Design LASER, start of the top module:
module LASER (
	input CLK,
	input RST,
	input [3:0] X,
	input [3:0] Y,
	output reg [3:0] C1X,
	output reg [3:0] C1Y,
	output reg [3:0] C2X,
	output reg [3:0] C2Y,
	output DONE
);
parameter State_Data_Read									= 0,
					State_Calculate_Cover 					= 1,
					State_Next_Circle 							= 2,
					State_Refresh_Max_Cover_Circle	= 3,
					State_Data_Out 									= 4;
reg [2:0] State;
reg [3:0] DATA [39:0][1:0];  
reg [3:0] CNT_X,CNT_Y;
reg [5:0] CNT;
reg [2:0] STEP_CNT;
reg [6:0] ITER;  
reg [8:0] Calculate_REG;
reg [3:0] Distance1,Distance2,Distance3,Distance4;
reg S;
wire [3:0] Set_Circle [1:0];
reg [5:0] Max_Cover,Cover;
reg [3:0] Max_Cover_X,Max_Cover_Y;
reg inC1,inC2;
reg [7:0] sqrd1,sqrd2,sqrd3,sqrd4;
assign Set_Circle[0] = S ? C1X:C2X;
assign Set_Circle[1] = S ? C1Y:C2Y;
assign DONE = State== State_Data_Out ? 1'b1:1'b0;
always@(posedge CLK or posedge RST)begin
	if(RST)begin
		State <= State_Data_Read;	
		S<=0;
		{CNT_Y,CNT_X} <= 0;
		CNT <= 0;
		STEP_CNT <= 0;
		ITER <= 0;
		{Cover,Max_Cover} <= 0;
		{C1X,C1Y,C2X,C2Y} <= 0;
		{Max_Cover_Y,Max_Cover_X} <= 0; 
	end
	else begin
		case(State)
			State_Data_Read								:begin
				if(CNT>=39) begin
					State <= State_Calculate_Cover;
					CNT <= 0;
				end
				else CNT <= CNT+1;
				DATA[CNT][0] <= X;
				DATA[CNT][1] <= Y;
			end
			State_Calculate_Cover 				:begin  
				if(CNT>=39)begin
					State <= State_Next_Circle;
					CNT <= 0;
				end
				else begin
					CNT <= CNT+1;
				end
				if(inC1||inC2)begin
					Cover <= Cover+1;
				end
			end
			State_Next_Circle 						:begin  
				if(Cover>=Max_Cover)begin
					Max_Cover <= Cover;
					Max_Cover_Y <= CNT_Y;
					Max_Cover_X <= CNT_X;
				end
				if(Cover<=3)begin
					if(CNT_Y==15 && (CNT_X+10)>15)begin
						State <= State_Refresh_Max_Cover_Circle;
						CNT_Y <= 0;
						CNT_X <= 0;
  ...
clock: 8.78 ns
lec_check: 0
cap_margin: 20
core_margin: 2
core_utilization: 59
slew_margin: 20
run.sh (not shown) runs the stock make flow with config.mk's settings and CLKGATE_MAP_FILE=.
The baseline went through all stages and came out clean.
Then changed:
Settings changed: ABC_AREA set to 1, CELL_PAD_IN_SITES_DETAIL_PLACEMENT set to 0, CORE_ASPECT_RATIO set to 0.97, CORE_UTILIZATION 59 to 72, CTS_CLUSTER_SIZE set to 40, MAX_ROUTING_LAYER set to met5, TNS_END_PERCENT set to 75.
Clock period 8.78 ns to 13.7 ns, I/O delays scaled along.
Effect:
- power falls by 35%
- die area came out lower by 13%
- setup slack is better by 4.1 ns
- synthesized cell count rises by 48%
- clock skew is higher by 0.028 ns
- routed wire length decreases by 1.7%
- utilization climbs by 9.3 points
- sequential cell count does not change
Then changed:
Settings changed: ABC_AREA 1 to unset, CELL_PAD_IN_SITES_DETAIL_PLACEMENT 0 to unset, CORE_ASPECT_RATIO 0.97 to unset, CORE_UTILIZATION 72 to 57, CTS_CLUSTER_SIZE 40 to unset, MAX_ROUTING_LAYER met5 to unset, SETUP_SLACK_MARGIN set to 1.86, TNS_END_PERCENT 75 to unset.
Clock period 13.7 ns to 6.53 ns, I/O delays scaled along.
Result:
- The new run finished but fails on setup timing
- setup slack degrades by 6.2 ns
- critical path depth goes down by 2
- hold slack improves by 0.023 ns
- final area goes up by 11%
- global-route usage goes down by 4.2 points
- non-clock buffer count goes up by 313
- maximum frequency goes up by 12%
- total power goes up by 110%

* * *

Setup of exp/umber:
LASER again, from the RTL that the note above started with.
==> flow/config.mk <==
export PLATFORM = sky130hd
export DESIGN_NAME = LASER
export DESIGN_NICKNAME = LASER
export VERILOG_FILES = /design/flow/design.v
export SDC_FILE = /design/flow/constraint.sdc
export NUM_CORES = 4
export LEC_CHECK = 0
export CAP_MARGIN = 20
export CELL_PAD_IN_SITES_DETAIL_PLACEMENT = 1
export CELL_PAD_IN_SITES_GLOBAL_PLACEMENT = 2
export CORE_MARGIN = 7
export CORE_UTILIZATION = 40
export HOLD_SLACK_MARGIN = -0.09
export MIN_ROUTING_LAYER = met2
export PLACE_DENSITY = 0.36
export SLEW_MARGIN = 5
==> flow/constraint.sdc <==
create_clock -name core_clock -period 9.0 [get_ports {CLK}]
set_input_delay 1.8000 -clock core_clock [delete_from_list [all_inputs] [get_ports {CLK}]]
set_output_delay 1.8000 -clock core_clock [all_outputs]
set_load 0.01 [all_outputs]
Having completed the whole flow, exp/umber delivered a layout that passed the timing, DRC and antenna checks.
[inputs] exp/violet vs exp/umber
==> flow/config.mk <==
export PLATFORM = sky130hd
export DESIGN_NAME = LASER
export DESIGN_NICKNAME = LASER
export VERILOG_FILES = /design/flow/design.v
export SDC_FILE = /design/flow/constraint.sdc
export NUM_CORES = 4
export LEC_CHECK = 0
export CAP_MARGIN = 20
export CORE_MARGIN = 2
export CORE_UTILIZATION = 64
export SETUP_SLACK_MARGIN = 1.7
export SLEW_MARGIN = 20
==> flow/constraint.sdc <==
create_clock -name core_clock -period 6.3 [get_ports {CLK}]
set_input_delay 1.2600 -clock core_clock [delete_from_list [all_inputs] [get_ports {CLK}]]
set_output_delay 1.2600 -clock core_clock [all_outputs]
set_load 0.01 [all_outputs]
## What came out
- Having completed the whole flow, exp/umber delivered a layout that passed the timing, DRC and antenna checks.
- What the final checks of exp/violet revealed, after a flow that finished every stage, was a layout that fails on setup timing.
- The launch point of the critical path comes out CNT[3] in one run and CNT[4] in the other, namely in exp/umber and exp/violet respectively.
- Clock skew: exp/violet better than exp/umber
- Total power of exp/violet is higher than that of exp/umber.
- Comparing switching fraction of total power for exp/umber and exp/violet, the smaller number came from exp/violet.
- HPWL after detailed placement (higher): exp/umber
- Final critical-path required period, exp/umber and exp/violet: larger value in exp/umber
- Relative to exp/umber, the clock-buffer cell count of exp/violet is higher by 3.
Relative to exp/violet, the following input files were edited for exp/amber:
--- a/flow/config.mk
+++ b/flow/config.mk
@@ -7,6 +7,7 @@
 export LEC_CHECK = 0
-export CAP_MARGIN = 20
+export ABC_AREA = 1
+export CAP_MARGIN = 30
 export CORE_MARGIN = 2
-export CORE_UTILIZATION = 64
-export SETUP_SLACK_MARGIN = 1.7
-export SLEW_MARGIN = 20
+export CORE_UTILIZATION = 46
+export SLEW_MARGIN = 5
+export TNS_END_PERCENT = 95
==> flow/constraint.sdc <==
create_clock -name core_clock -period 6.84 [get_ports {CLK}]
set_input_delay 1.3680 -clock core_clock [delete_from_list [all_inputs] [get_ports {CLK}]]
set_output_delay 1.3680 -clock core_clock [all_outputs]
set_load 0.01 [all_outputs]
==> comparison <==
None of the runs exp/amber and exp/violet ends with a clean layout. Comparing the two runs side by side, exp/amber comes out behind exp/violet on first-pass GRT wire length. Diff exp/violet -> exp/amber | met3 wire length | down by more than a quarter. exp/violet -> exp/amber: number of buffers outside the clock class in the layout delta 0, exact match. Looking at HPWL after detailed placement, exp/amber sits 4200 um higher than exp/violet does. Cmp exp/amber and exp/violet / arrival time of data at the critical path endpoint / lower: exp/amber. exp/amber vs exp/violet — cell count climbed by more than a quarter. Wire length on met1 for exp/amber is higher than for exp/violet. For via count, dividing the value from exp/amber by the value from exp/violet gives 1.15.
Here is what was changed in the inputs of exp/delta compared with exp/amber.
--- a/flow/config.mk
+++ b/flow/config.mk
@@ -7,7 +7,9 @@
 export LEC_CHECK = 0
-export ABC_AREA = 1
-export CAP_MARGIN = 30
+export CAP_MARGIN = 20
 export CORE_MARGIN = 2
-export CORE_UTILIZATION = 46
-export SLEW_MARGIN = 5
-export TNS_END_PERCENT = 95
+export CORE_UTILIZATION = 72
+export CTS_CLUSTER_DIAMETER = 58
+export CTS_CLUSTER_SIZE = 35
+export PLACE_DENSITY_LB_ADDON = 0.0
+export SETUP_SLACK_MARGIN = 0.97
+export SLEW_MARGIN = 20
==> flow/constraint.sdc <==
create_clock -name core_clock -period 7.62 [get_ports {CLK}]
set_input_delay 1.5240 -clock core_clock [delete_from_list [all_inputs] [get_ports {CLK}]]
set_output_delay 1.5240 -clock core_clock [all_outputs]
set_load 0.01 [all_outputs]
==> results <==
- Every stage of exp/delta finished as expected; the final checks, on the other hand, flagged setup timing, which means the layout fails.
- Looking only at first-pass GRT wire length, and setting everything else aside, the lower value of exp/amber and exp/delta goes to exp/amber.
- exp/amber → exp/delta: clock network power consumption went down by about 24%, share of the yosys chip area belonging to registers went up by 2.8 points.
- Compared to exp/amber, the routing of exp/delta uses more wire.
- On exp/delta: synthesized cell count is 816 lower than what exp/amber gave.
- Placer congestion estimate up 9.8% in exp/delta wrt exp/amber
- Against exp/amber, exp/delta comes in 14 points lower on area fraction in and, or, nand and nor cells after synthesis.
- For the standard-cell row count, exp/delta came in 18 lower than exp/amber did.
- The top routing layer in use comes out met5 in one run and met4 in the other, namely in exp/amber and exp/delta respectively.
Power figures rest on the tool's default switching activity, not on a simulated workload.
